==> flow/design.v (excerpt) <==
module SimulatedDevice(
    input[1:0] global_state,
    input sys_clk,
    input rx,
    output tx,
    input turn_left_signal,
    input turn_right_signal,
    input move_forward_signal,
    input move_backward_signal,
    input place_barrier_signal,
    input destroy_barrier_signal,
    input rst,
    input clutch,
    input throttle,
    input brake,
    input power_on,
    input power_off,
    output front_detector,
    output back_detector,
    output left_detector,
    output right_detector,
    output move_backward_light,
    output move_forward_light,
    output turn_left_light,
    output turn_right_light,
    output power_light,
    output reg [2:0] state_light,
    output reg [3:0] moving_light,
    output [7:0] seg1,
    output [7:0] seg2,
    output [7:0] an
    );
    wire power;
    reg [1:0] state;
    reg [3:0] moving_state;
    wire manual_power;
    wire [1:0] next_state1;
    wire [1:0] next_state2;
    wire [1:0] next_state3;
    wire [3:0] next_moving_state1;
    wire [3:0] next_moving_state2;
    wire [3:0] next_moving_state3;
    wire pl_beacon_sig, de_beacon_sig;
    wire next_power;
    engine en(.global_state(global_state), .clk(sys_clk), .rst(rst), .power_on(power_on), .power_off(power_off), 
    .manual_power(manual_power), .next_power(next_power), .power_light(power_light));
    manual ma(.clk(sys_clk), .rst(rst), .power(power), .global_state(global_state), .state(state), .moving_state(moving_state), .clutch(clutch), 
    .brake(brake), .throttle(throttle), .rgs(move_backward_signal), .left(turn_left_signal), 
    .right(turn_right_signal), .next_state(next_state1), .next_moving_state(next_moving_state1),
    .manual_power(manual_power), .turn_left_light(turn_left_light), .turn_right_light(turn_right_light),
    .seg1(seg1), .seg2(seg2), .an(an));
    semiauto sa(.power(power), .global_state(global_state),
    .detector({front_detector, left_detector, right_detector, back_detector}),
    .state(state), .moving_state(moving_state), .rst(rst), .sys_clk(sys_clk), 
  ...
Size in the first run: roughly 4900 cells after synthesis, about 470 flip-flops, about 32000 um2 of cells after synthesis.
clock: 13.4 ns
lec_check: 0
abc_area: 1
cap_margin: 20
core_margin: 2
core_utilization: 71
cts_cluster_diameter: 373
cts_cluster_size: 100
setup_slack_margin: 1.77
slew_margin: 20
run.sh (not shown) runs the stock make flow with config.mk's settings and CLKGATE_MAP_FILE=.
The starting point never finished: it broke off in global routing (5_1_grt), error ODB-0269.
Change:
- CORE_UTILIZATION: 71 -> 65
- CTS_CLUSTER_DIAMETER: 373 -> unset
- CTS_CLUSTER_SIZE: 100 -> unset
- SETUP_SLACK_MARGIN: 1.77 -> -1.06
- clock period: 13.4 -> 15.6 ns (I/O delays scaled with it)
=> This time the run finished with setup timing left; die size grows by roughly a tenth; synthesized cell count does not change; area after synthesis does not change.
Change:
- CORE_UTILIZATION: 65 -> 72
- CTS_CLUSTER_DIAMETER: unset -> 268
- PLACE_DENSITY: unset -> 0.62
- SETUP_SLACK_MARGIN: -1.06 -> -1.04
- clock period: 15.6 -> 13.6 ns (I/O delays scaled with it)
Outcome: The changed run finished with setup timing left. Routed wire length rises by about 70%. Final cell count rises by 1.4%. Core utilization rises by 14 points. Design area rises by about 7%. Total power rises by about 18%. Sequential power rises by about 10%. First-iteration DRC count rises to 3.1 times its value. Via count rises by about 26%. Hold slack improves by 4.8 ps. Clock skew rises by 45 ps.
Change:
- CTS_CLUSTER_DIAMETER: 268 -> 361
- PLACE_DENSITY: 0.62 -> 0.42
- SETUP_SLACK_MARGIN: -1.04 -> unset
- clock period: 13.6 -> 17.3 ns (I/O delays scaled with it)
The new run finished clean.
Critical path depth fell by 10.
Clock power decreases by about 23%.
Cell area falls by 11%.
Wire length decreases by 42%.

* * *

Setup of build 38:
Starting RTL as in the previous note.
export LEC_CHECK = 0
export CAP_MARGIN = 20
export CORE_ASPECT_RATIO = 1.57
export CORE_MARGIN = 4
export CORE_UTILIZATION = 41
export HOLD_SLACK_MARGIN = 0.05
export SLEW_MARGIN = 20
export TNS_END_PERCENT = 65
create_clock -name core_clock -period 22.6 [get_ports {sys_clk}]
Edits applied to the flow inputs when going from build 38 to build 35:
Settings: TNS_END_PERCENT no longer set, was 65; CORE_UTILIZATION now 18, was 41; CORE_ASPECT_RATIO no longer set, was 1.57; CORE_MARGIN now 2, was 4; HOLD_SLACK_MARGIN no longer set, was 0.05; the clock period (ns, I/O delays scaled along) now 39.5, was 22.6.
--- outcome ---
Per the comparison of build 35 with build 38, count of plain and timing-repair buffers in the layout saw a decrease; sequential portion of the cell area shrank by 0.26 points. On build 35: finished layout cell area is about 1.1% higher than what build 38 gave. Number of filler cells placed in the layout grows by more than 100% when moving from build 38 to build 35. Build 35: post-route fraction of the period consumed by the critical path lower than build 38. Taking build 38 as the reference, in build 35 placed wire-length estimate -4.1%, overall fraction of global-route tracks in use decreased 10 points.
Inputs modified between build 35 and build 89:
Settings: swapping 18 for 65 in CORE_UTILIZATION; putting ABC_AREA at 1 where nothing was set; putting SETUP_SLACK_MARGIN at -1.04 where nothing was set; swapping 39.5 for 16.3 in the clock period (ns, I/O delays scaled along).
==> comparison <==
- Horizontal die dimension delta for build 89 relative to build 35: 49% lower
- Build 89 — share of power burned in the clock network 2.7 points lower, build 35 as reference
- Build 89 ends up with lower violation count after the first detailed-route iteration than build 35 does.
- Compared with build 35, in build 89 post-layout total power climbed about 140%; net switching component of the power climbed 150%; area of the core dropped 140000 sq um; final worst setup slack dropped 9100 ps; worst-case hold slack climbed 4.9 ps.
- Taking build 89 as 1.0, build 35 lands at 1.16 on first-pass GRT wire length.
- | setup clock skew after layout | build 89 vs build 35 | 9.2 ps higher |
Input changes introduced in build 51 (baseline for comparison: build 89):
Settings: CORE_UTILIZATION: 65 -> 72; CTS_CLUSTER_SIZE: unset -> 98; CTS_CLUSTER_DIAMETER: unset -> 382; SETUP_SLACK_MARGIN: -1.04 -> unset; the clock period (ns, I/O delays scaled along): 16.3 -> 11.3.
### Flow results
Build 51: aborted in 5_1_grt (tool error). Diff build 89..build 51 | flop and latch count out of synthesis | unchanged. Changes observed in build 51 relative to build 89: die area now smaller; number of instances in the placed design rose by 1.4%; post-synthesis chip area from yosys held steady; maximum count of clock buffers along a single path held.
Setup changes, build 51 to build 79
Settings: clearing CTS_CLUSTER_SIZE, which used to be 98; clearing ABC_AREA, which used to be 1; swapping 72 for 41 in CORE_UTILIZATION; clearing CTS_CLUSTER_DIAMETER, which used to be 382; swapping 11.3 for 23.9 in the clock period (ns, I/O delays scaled along).
- Build 79 went all the way through synthesis, placement and routing and the layout is clean on timing, DRC and antenna.
- Looking at area of placed instances, build 79 sits 1400 sq um below build 51.
- [diff] die size, build 79 relative to build 51: regression
- Taking build 51 as the reference, in build 79 simple logic cell fraction of the synthesized area has decreased, synthesized cell area has increased, routability-driven placement congestion ratio has decreased.
Power figures rest on the tool's default switching activity, not on a simulated workload.
